## try-quartz
Design microprocessor, start of the top module:
module microprocessor #(parameter N = 8, ROM_addressBits = 6, RF_addressBits = 3) (
  input  logic                           clk             ,
  input  logic                           rst_n           ,
  input  logic [ 3+2*(RF_addressBits):0] ROM_data        ,
  input  logic [                  N-1:0] SRAM_data       ,
  output logic                           overflowPC      ,
  output logic                           ROM_readEnable  ,
  output logic                           SRAM_readEnable ,
  output logic                           SRAM_writeEnable,
  output logic [    ROM_addressBits-1:0] ROM_address     ,
  output logic [(2**RF_addressBits)-1:0] SRAM_address    ,
  output logic [                  N-1:0] SRAM_data_in
);
  logic RF_selectDestA, RF_selectDestB, RF_writeEnable;
  logic [1:0] RF_selectSource;
  logic [RF_addressBits-1:0] RF_writeAddress, RF_readAddressA, RF_readAddressB;
  logic [N-1:0] RF_AluRes, RF_Im, RF_destAluA, RF_destAluB;
  RF #(.N(N), .addressBits(RF_addressBits)) rf (
    clk,
    rst_n,
    RF_selectDestA,
    RF_selectDestB,
    RF_selectSource,
    RF_writeAddress,
    RF_writeEnable,
    RF_readAddressA,
    RF_readAddressB,
    RF_AluRes, SRAM_data, RF_Im,
    RF_destAluA, SRAM_data_in, RF_destAluB, SRAM_address);
  logic ALU_rst, ALU_en;
  logic [2:0] ALU_OP, ALU_ONZ;
  ALU #(N) alu (
    clk,
    rst_n,
    ALU_rst,
    ALU_en,
    ALU_OP,
    RF_destAluA,
    RF_destAluB,
    ALU_ONZ,
    RF_AluRes
  );
  FSM #(.N(N), .M(RF_addressBits), .P(ROM_addressBits)) fsm (
    clk,
    rst_n,
    overflowPC,
    RF_selectSource,
    RF_writeAddress,
    RF_writeEnable,
    RF_readAddressA,
    RF_readAddressB,
    RF_selectDestA,
    RF_selectDestB,
    RF_Im,
    ALU_OP,
    ALU_rst,
    ALU_ONZ,
    ALU_en,
    ROM_data,
    ROM_readEnable,
    ROM_address,
    SRAM_readEnable,
    SRAM_writeEnable
  );
endmodule
Size: roughly 99 flip-flops, ~8400 um^2 of cells after synthesis.
clock: 4.3 ns
lec_check: 0
abc_area: 1
cap_margin: 20
core_margin: 2
core_utilization: 72
place_density: 0.65
setup_slack_margin: -0.13
slew_margin: 20
run.sh (not shown) runs the stock make flow with config.mk's settings and CLKGATE_MAP_FILE=.
try-quartz terminated abnormally: 5_1_grt reported GRT-0232.
## Diff of input files: try-violet against try-quartz
--- a/flow/config.mk
+++ b/flow/config.mk
@@ -7,8 +7,6 @@
 export LEC_CHECK = 0
-export ABC_AREA = 1
 export CAP_MARGIN = 20
 export CORE_MARGIN = 2
-export CORE_UTILIZATION = 72
-export PLACE_DENSITY = 0.65
-export SETUP_SLACK_MARGIN = -0.13
+export CORE_UTILIZATION = 40
 export SLEW_MARGIN = 20
+export TNS_END_PERCENT = 15
==> flow/constraint.sdc <==
create_clock -name core_clock -period 4.23 [get_ports {clk}]
set_input_delay 0.8460 -clock core_clock [delete_from_list [all_inputs] [get_ports {clk}]]
set_output_delay 0.8460 -clock core_clock [all_outputs]
set_load 0.01 [all_outputs]
--- outcome ---
- Summary: die size, try-violet worse than try-quartz
- Post-synthesis share of cell area spent on and, or, nand and nor gates (lower): try-violet
- Synthesized area delta (try-violet − try-quartz): unfavourable
- Going from try-quartz to try-violet, the area fraction in full adders, half adders and majority gates was found to have gone down by 0.18 points.
- try-violet ran in full, but the layout does not pass; the checks complain about negative setup slack.
- Compared with try-quartz, try-violet degrades detailed placement HPWL.
What try-xenon does differently from try-violet at the input level:
--- a/flow/config.mk
+++ b/flow/config.mk
@@ -9,4 +9,5 @@
 export CORE_MARGIN = 2
-export CORE_UTILIZATION = 40
+export CORE_UTILIZATION = 71
+export PLACE_DENSITY = 0.62
+export SETUP_SLACK_MARGIN = 0.26
 export SLEW_MARGIN = 20
-export TNS_END_PERCENT = 15
==> flow/constraint.sdc <==
create_clock -name core_clock -period 4.18 [get_ports {clk}]
set_input_delay 0.8360 -clock core_clock [delete_from_list [all_inputs] [get_ports {clk}]]
set_output_delay 0.8360 -clock core_clock [all_outputs]
set_load 0.01 [all_outputs]
Findings:
In the metrics for try-violet and try-xenon, the one carrying the higher area of the die is try-violet. Relative to try-violet, the placer's final routability congestion estimate measured on try-xenon has increased by more than 10%. try-violet had finished all stages when the layout checks came back failing, citing negative setup slack. try-xenon got as far as 5_1_grt, where a tool error ended the run. When try-xenon is measured against try-violet, its floorplan row count turns out 13 lower. The detailed placer's ending HPWL in try-xenon was lower than what try-violet gave.
Changes in try-indigo relative to try-xenon:
--- a/flow/config.mk
+++ b/flow/config.mk
@@ -8,6 +8,6 @@
 export CAP_MARGIN = 20
+export CORE_ASPECT_RATIO = 1.83
 export CORE_MARGIN = 2
-export CORE_UTILIZATION = 71
-export PLACE_DENSITY = 0.62
-export SETUP_SLACK_MARGIN = 0.26
+export CORE_UTILIZATION = 26
+export PLACE_DENSITY_LB_ADDON = 0.14
 export SLEW_MARGIN = 20
==> flow/constraint.sdc <==
create_clock -name core_clock -period 6.0 [get_ports {clk}]
set_input_delay 1.2000 -clock core_clock [delete_from_list [all_inputs] [get_ports {clk}]]
set_output_delay 1.2000 -clock core_clock [all_outputs]
set_load 0.01 [all_outputs]
==> comparison <==
Delta (try-indigo minus try-xenon): pre-placement core utilization went down by 46 points, area inside the core boundary increased about 170%, global placement routability congestion now sits lower.
The flow did not stop early for try-indigo: all stages ran, and the layout cleared the timing, DRC and antenna checks.
On number of synthesized flops with an enable pin, try-indigo and try-xenon are basically level.
Modified inputs, try-yarrow compared to try-indigo
--- a/flow/config.mk
+++ b/flow/config.mk
@@ -7,7 +7,14 @@
 export LEC_CHECK = 0
-export CAP_MARGIN = 20
-export CORE_ASPECT_RATIO = 1.83
-export CORE_MARGIN = 2
-export CORE_UTILIZATION = 26
-export PLACE_DENSITY_LB_ADDON = 0.14
+export ABC_AREA = 1
+export CAP_MARGIN = 0
+export CELL_PAD_IN_SITES_DETAIL_PLACEMENT = 2
+export CELL_PAD_IN_SITES_GLOBAL_PLACEMENT = 0
+export CORE_ASPECT_RATIO = 0.8
+export CORE_MARGIN = 7
+export CORE_UTILIZATION = 40
+export CTS_CLUSTER_DIAMETER = 31
+export CTS_CLUSTER_SIZE = 30
+export GPL_TIMING_DRIVEN = 0
+export HOLD_SLACK_MARGIN = 0.24
+export SETUP_SLACK_MARGIN = 0.8
 export SLEW_MARGIN = 20
## What came out
- Tool error ODB-0269 stopped try-yarrow during 5_1_grt; no final results.
- Changes observed in try-yarrow relative to try-indigo: area reported by Yosys stat lower, die width went up by 38 um.
- Looking at synthesized area, try-yarrow sits 1.9% lower than try-indigo does.
- Looking at simple-gate area share of the yosys netlist, try-yarrow sits 7.5 points above try-indigo.
- Quantity of gates resized following cts, try-indigo and try-yarrow: lower on try-indigo

## before
Starting RTL as in the previous note.
clock: 6.0 ns
lec_check: 0
cap_margin: 20
cell_pad_in_sites_detail_placement: 0
core_aspect_ratio: 1.28
core_margin: 8
core_utilization: 47
cts_cluster_diameter: 372
cts_cluster_size: 94
hold_slack_margin: -0.09
place_density_lb_addon: 0.01
slew_margin: 20
tns_end_percent: 15
before reached the end of the flow, and the finished layout is clean on the timing, DRC and antenna checks.
Setup changes, before to after
Settings: an added CELL_PAD_IN_SITES_GLOBAL_PLACEMENT of 2; a change of HOLD_SLACK_MARGIN from -0.09 to 0.24; a deleted TNS_END_PERCENT that had been 15; a change of CAP_MARGIN from 20 to 0; an added GPL_TIMING_DRIVEN of 0; a deleted PLACE_DENSITY_LB_ADDON that had been 0.01; a change of CELL_PAD_IN_SITES_DETAIL_PLACEMENT from 0 to 2; an added SETUP_SLACK_MARGIN of 0.8; a change of CORE_ASPECT_RATIO from 1.28 to 0.8; a change of CTS_CLUSTER_SIZE from 94 to 97; a change of CORE_UTILIZATION from 47 to 40; a change of CORE_MARGIN from 8 to 7; a change of CTS_CLUSTER_DIAMETER from 372 to 31.
[summary]
Compared after vs before, and combinational share of power is up in after. Re cell count: after and before aren't equal, and the higher value belongs to after. A cell with the biggest individual delay on the critical path of ha_1 is what after shows, while clkdlybuf4s50_1 belongs to before. In the metrics for after and before, the one carrying the lower number of vias in the routed layout is before. after vs. before: number of antenna diodes increased 1, port buffer count down about 9%.

== willow ==
Starting RTL as in the previous note.
clock: 9.41 ns
lec_check: 0
abc_area: 0
cap_margin: 20
cell_pad_in_sites_detail_placement: 0
core_aspect_ratio: 0.5
core_margin: 2
core_utilization: 71
cts_cluster_diameter: 207
place_density_lb_addon: 0.13
slew_margin: 20
tns_end_percent: 5
willow: no failed stages, no open violations at the end
Modified inputs, lagoon compared to willow
Settings: clearing CORE_ASPECT_RATIO, which used to be 0.5; swapping 5 for 20 in TNS_END_PERCENT; putting CTS_CLUSTER_SIZE at 97 where nothing was set; putting PLACE_DENSITY at 0.35 where nothing was set; clearing PLACE_DENSITY_LB_ADDON, which used to be 0.13; swapping 71 for 51 in CORE_UTILIZATION.
## What came out
lagoon: overall die width is 16% lower than what willow reported. Of willow and lagoon, willow shows the higher share of the cycle needed by the critical path after routing, with lagoon below it. lagoon against willow; vertical extent of the die is up by more than half. | worst hold slack | lagoon vs willow | 9.4 ps lower |. Looking at multi-input gate share of the layout cell area, lagoon sits 0.72 points lower than willow does. The wire length after detailed routing in lagoon was higher than what willow gave.
Input changes introduced in pepper (baseline for comparison: lagoon):
Settings: TNS_END_PERCENT removed (was 20); CTS_CLUSTER_SIZE removed (was 97); ABC_AREA removed (was 0); CTS_CLUSTER_DIAMETER removed (was 207); PLACE_DENSITY removed (was 0.35); CELL_PAD_IN_SITES_DETAIL_PLACEMENT removed (was 0); CORE_UTILIZATION changed from 51 to 9; the clock period (ns, I/O delays scaled along) changed from 9.41 to 6.16.
==> results <==
Re total power: lagoon was lower than pepper. Going from lagoon to pepper, first-iteration DRC count now smaller; arrival time at the worst endpoint now smaller. Diff lagoon -> pepper | clock power share | decrease of 2.2 points. Lower sequential share of layout area was reported by pepper, not lagoon. Comparing pepper and lagoon, the higher total number of vias is on pepper. Of the two candidates, lagoon has the better final design area excluding fillers and pepper the worse one. The data required time of the critical path of pepper is lower than that of lagoon. The slew at the pin closest to its max-slew limit number comes out higher for lagoon vs pepper. Comparing pepper and lagoon, the lower die area was measured on lagoon. pepper vs lagoon on wire length on met2: pepper is the lower one. pepper finished every stage and its layout cleared the timing, DRC and antenna checks.
Relative to pepper, the following input files were edited for cedar:
Settings: swapping 9 for 63 in CORE_UTILIZATION.
[summary]
The most utilized layer in the global route result comes out met1 in one run and met2 in the other, namely in pepper and cedar respectively. Top fanout value on the critical path up 1 in cedar wrt pepper. On proportion of synthesized area in mux cells, pepper and cedar are neck and neck. met5 as the top metal layer carrying routed signals was reported by pepper, and met4 by cedar. What cedar reported for per-cell routed wire length has to be multiplied by 0.64 to get the figure for pepper. Comparing static leakage for pepper and cedar, the smaller number came from cedar. Compared with pepper, in cedar met3 wire length went down, post-route cell area -13%, clock-buffer cell count now sits lower, share of total power in the clock network went up 1.0 points. Via density per instance, cedar vs pepper: up by more than half.
> inputs changed (cedar -> fjord)
Settings: CORE_UTILIZATION: 63 -> 70; the clock period (ns, I/O delays scaled along): 6.16 -> 5.15.
Results
In fjord, number of clock buffers in the layout is higher than in cedar. Looking at routed wire length per instance, fjord sits below cedar. First-pass GRT wire length ends up lower on cedar. Cmp fjord and cedar / count of cell instances traversed by the critical path / higher: fjord. Number of gates resized after cts: fjord > cedar. Of fjord and cedar, the lower combinational power belongs to cedar. Compared to cedar, fjord leaves less free space in the core. Logic share of the area: fjord vs cedar down 4.4 points. The number of buffers inserted to repair setup after CTS in fjord was higher than what cedar gave.
For maple, these inputs were changed with respect to fjord:
Settings: putting SETUP_SLACK_MARGIN at -0.13 where nothing was set; putting ABC_AREA at 1 where nothing was set; swapping 5.15 for 4.3 in the clock period (ns, I/O delays scaled along).
Results
- Delta (maple minus fjord): final antenna-violating net count was more or less identical; half-perimeter wire length after placement moved down; aggregate global-route resource usage shrank by 0.33 points; critical path depth shows an increase of about 50%; number of tap cells added at floorplan went down.
- Status | fjord and maple | clean except maple
- [maple] flow finished | final checks: failed | reasons: setup timing
- Looking at proportion of synthesized chip area in sequential cells, maple sits 0.57 points higher than fjord does.
- Cell with the largest stage delay on the worst path: sky130_fd_sc_hd__nand4_1 -> maple, sky130_fd_sc_hd__clkdlybuf4s50_1 -> fjord

Starting RTL as in the previous note.
Settings: LEC_CHECK=0, ABC_AREA=0, CAP_MARGIN=20, CELL_PAD_IN_SITES_DETAIL_PLACEMENT=0, CORE_MARGIN=2, CORE_UTILIZATION=32, CTS_CLUSTER_DIAMETER=207, CTS_CLUSTER_SIZE=97, PLACE_DENSITY_LB_ADDON=0.13, SLEW_MARGIN=20, TNS_END_PERCENT=20; clock period 9.41 ns.
Next try:
--- a/flow/config.mk
+++ b/flow/config.mk
@@ -11,7 +11,6 @@
 export CORE_MARGIN = 2
-export CORE_UTILIZATION = 32
+export CORE_UTILIZATION = 71
 export CTS_CLUSTER_DIAMETER = 207
-export CTS_CLUSTER_SIZE = 97
-export PLACE_DENSITY_LB_ADDON = 0.13
+export CTS_CLUSTER_SIZE = 42
+export SETUP_SLACK_MARGIN = 0.6
 export SLEW_MARGIN = 20
-export TNS_END_PERCENT = 20
==> flow/constraint.sdc (replaced) <==
create_clock -name core_clock -period 6.34 [get_ports {clk}]
set_input_delay 1.2680 -clock core_clock [delete_from_list [all_inputs] [get_ports {clk}]]
set_output_delay 1.2680 -clock core_clock [all_outputs]
set_load 0.01 [all_outputs]
What happened: Via count climbs by about 9%; die area goes down by 54%; design area hardly moves; utilization increases by 44 points; worst setup slack got worse by 0.61 ns; sequential cell count is unchanged; global-route usage went up by 22 points.
Next try:
--- a/flow/config.mk
+++ b/flow/config.mk
@@ -7,3 +7,3 @@
 export LEC_CHECK = 0
-export ABC_AREA = 0
+export ABC_AREA = 1
 export CAP_MARGIN = 20
@@ -11,6 +11,5 @@
 export CORE_MARGIN = 2
-export CORE_UTILIZATION = 71
+export CORE_UTILIZATION = 70
 export CTS_CLUSTER_DIAMETER = 207
-export CTS_CLUSTER_SIZE = 42
-export SETUP_SLACK_MARGIN = 0.6
+export CTS_CLUSTER_SIZE = 20
 export SLEW_MARGIN = 20
==> flow/constraint.sdc (replaced) <==
create_clock -name core_clock -period 4.94 [get_ports {clk}]
set_input_delay 0.9880 -clock core_clock [delete_from_list [all_inputs] [get_ports {clk}]]
set_output_delay 0.9880 -clock core_clock [all_outputs]
set_load 0.01 [all_outputs]
First-iteration DRC count is lower by a little under a tenth.
Routed wire length is lower slightly.
Hold slack got worse by 0.025 ns.
Clock-buffer cell count is unchanged.
Sequential share of layout area is lower by 1.2 points.
Sequential power is higher by a quarter to a third.
Flip-flop count is unchanged.
Non-clock buffer count is higher by 62.
Global-route usage is lower by 0.26 points.
Synthesized area is lower slightly.

== run A ==
Starting RTL as in the previous note.
Design microprocessor, start of the top module:
module microprocessor #(parameter N = 8, ROM_addressBits = 6, RF_addressBits = 3) (
  input  logic                           clk             ,
  input  logic                           rst_n           ,
  input  logic [ 3+2*(RF_addressBits):0] ROM_data        ,
  input  logic [                  N-1:0] SRAM_data       ,
  output logic                           overflowPC      ,
  output logic                           ROM_readEnable  ,
  output logic                           SRAM_readEnable ,
  output logic                           SRAM_writeEnable,
  output logic [    ROM_addressBits-1:0] ROM_address     ,
  output logic [(2**RF_addressBits)-1:0] SRAM_address    ,
  output logic [                  N-1:0] SRAM_data_in
);
make LEC_CHECK=0 ABC_AREA=1 CAP_MARGIN=20 CELL_PAD_IN_SITES_DETAIL_PLACEMENT=0 CORE_MARGIN=2 CORE_UTILIZATION=72 CTS_CLUSTER_DIAMETER=207 CTS_CLUSTER_SIZE=14 PLACE_DENSITY_LB_ADDON=0.13 SLEW_MARGIN=20 finish   # period 4.9 ns
What run B does differently from run A at the input level:
- a deleted CTS_CLUSTER_SIZE that had been 14
- a deleted CELL_PAD_IN_SITES_DETAIL_PLACEMENT that had been 0
- a deleted ABC_AREA that had been 1
- a deleted CTS_CLUSTER_DIAMETER that had been 207
- a deleted PLACE_DENSITY_LB_ADDON that had been 0.13
- a change of CORE_UTILIZATION from 72 to 65
- a change of the clock period (ns, I/O delays scaled along) from 4.9 to 5.85
Notes after the runs:
Summary — post-route fraction of the period consumed by the critical path, run B relative to run A: lower, by 1.5 points.
Going from run A to run B, the placement-stage cell area was found to have gone down by about 2.4%.
Looking at cell count along the critical path across run A and run B, the one that comes out higher is run A.
[compare] base=run A new=run B: post-placement cell count moved down, post-layout total power has decreased.
--- input diff run B..run C ---
- SETUP_SLACK_MARGIN now 1.08, previously not set
- ABC_AREA now 0, previously not set
- PLACE_DENSITY now 0.62, previously not set
- CORE_UTILIZATION now 71, was 65
- the clock period (ns, I/O delays scaled along) now 3.83, was 5.85
### Flow results
Run C ends up with a area inside the core boundary that is 860 um2 lower than in run B.
In run C the chip area turned out about 8% lower than in run B.
Going from run B to run C, detailed-placement wirelength estimate higher; number of distinct library cells after synthesis roughly the same.
Stage in which a tool error killed run C: clock tree synthesis (4_1_cts).
Setup changes, run C to run D
- ABC_AREA removed (was 0)
- SETUP_SLACK_MARGIN removed (was 1.08)
- PLACE_DENSITY removed (was 0.62)
- CORE_UTILIZATION changed from 71 to 40
- the clock period (ns, I/O delays scaled along) changed from 3.83 to 6.0
==> results <==
- Between run C and run D, width of the chip increased.
- As far as synthesized area goes, run D and run C are indistinguishable; the numbers are identical.
- Going from run C to run D, core utilization at floorplan shrinks by 31 points.
- Post-placement cell count came out higher on run D than on run C.
- Die size: run D exceeds run C
- Run D | status: complete | timing, DRC, antenna: pass
The following lists how run E was set up differently from run D:
- MIN_ROUTING_LAYER now met2, previously not set
- CELL_PAD_IN_SITES_DETAIL_PLACEMENT now 1, previously not set
- CORE_MARGIN now 6, was 2
- TNS_END_PERCENT now 45, previously not set
- PLACE_DENSITY_LB_ADDON now 0.14, previously not set
- CORE_UTILIZATION now 23, was 40
- ABC_AREA now 1, previously not set
- SLEW_MARGIN now 40, was 20
- CTS_CLUSTER_DIAMETER now 187, previously not set
- CORE_ASPECT_RATIO now 1.83, previously not set
- CTS_CLUSTER_SIZE now 76, previously not set
Notes after the runs:
- NOTE: clock buffer count in run E falls short of that of run D
- Against run D, buffer count excluding the clock tree in the final layout in run E fell by more than a quarter.
- Cmp run D and run E / compound-cell area share of the yosys netlist / lower: run E
- The final total power in run E sits 0.00032 W above the value recorded for run D.
- [diff] worst setup slack, run E relative to run D: improvement
Input changes introduced in run F (baseline for comparison: run E):
- a deleted PLACE_DENSITY_LB_ADDON that had been 0.14
- a change of CORE_ASPECT_RATIO from 1.83 to 0.8
- a change of SLEW_MARGIN from 40 to 20
- a change of CAP_MARGIN from 20 to 0
- an added SETUP_SLACK_MARGIN of 0.8
- a change of CTS_CLUSTER_DIAMETER from 187 to 189
- an added HOLD_SLACK_MARGIN of 0.24
- a deleted TNS_END_PERCENT that had been 45
- a deleted CTS_CLUSTER_SIZE that had been 76
- a change of CORE_UTILIZATION from 23 to 40
- an added GPL_TIMING_DRIVEN of 0
- a deleted ABC_AREA that had been 1
- a change of CELL_PAD_IN_SITES_DETAIL_PLACEMENT from 1 to 2
- a change of CORE_MARGIN from 6 to 2
- an added CELL_PAD_IN_SITES_GLOBAL_PLACEMENT of 2
- a deleted MIN_ROUTING_LAYER that had been met2
==> results <==
- Run F vs run E — post-route standard cell area excluding fillers climbed by a few percent
- Total power divided by cell area of run F falls short of that of run E by a little under 10%.
- Run F vs run E — die outline area dropped by more than a quarter
- Measured against each other, run E and run F differ in share of the final layout cell area in sequential cells, the lower figure coming from run F.
- Number of inverters outside the clock class in the layout ends up lower on run F.
- Delta(relative contribution of the clock network to total power, run F - run E) > 0
- Taking run E as the reference, in run F number of buffers inserted for hold repair after clock tree synthesis ~0 delta; sequential area share after synthesis went down by 0.57 points; power moved down; area added between synthesis and finish increased 4.8 points; final-layout non-clock buffer area share higher.
No activity file was given, so power comes from the tool's default toggle rates.
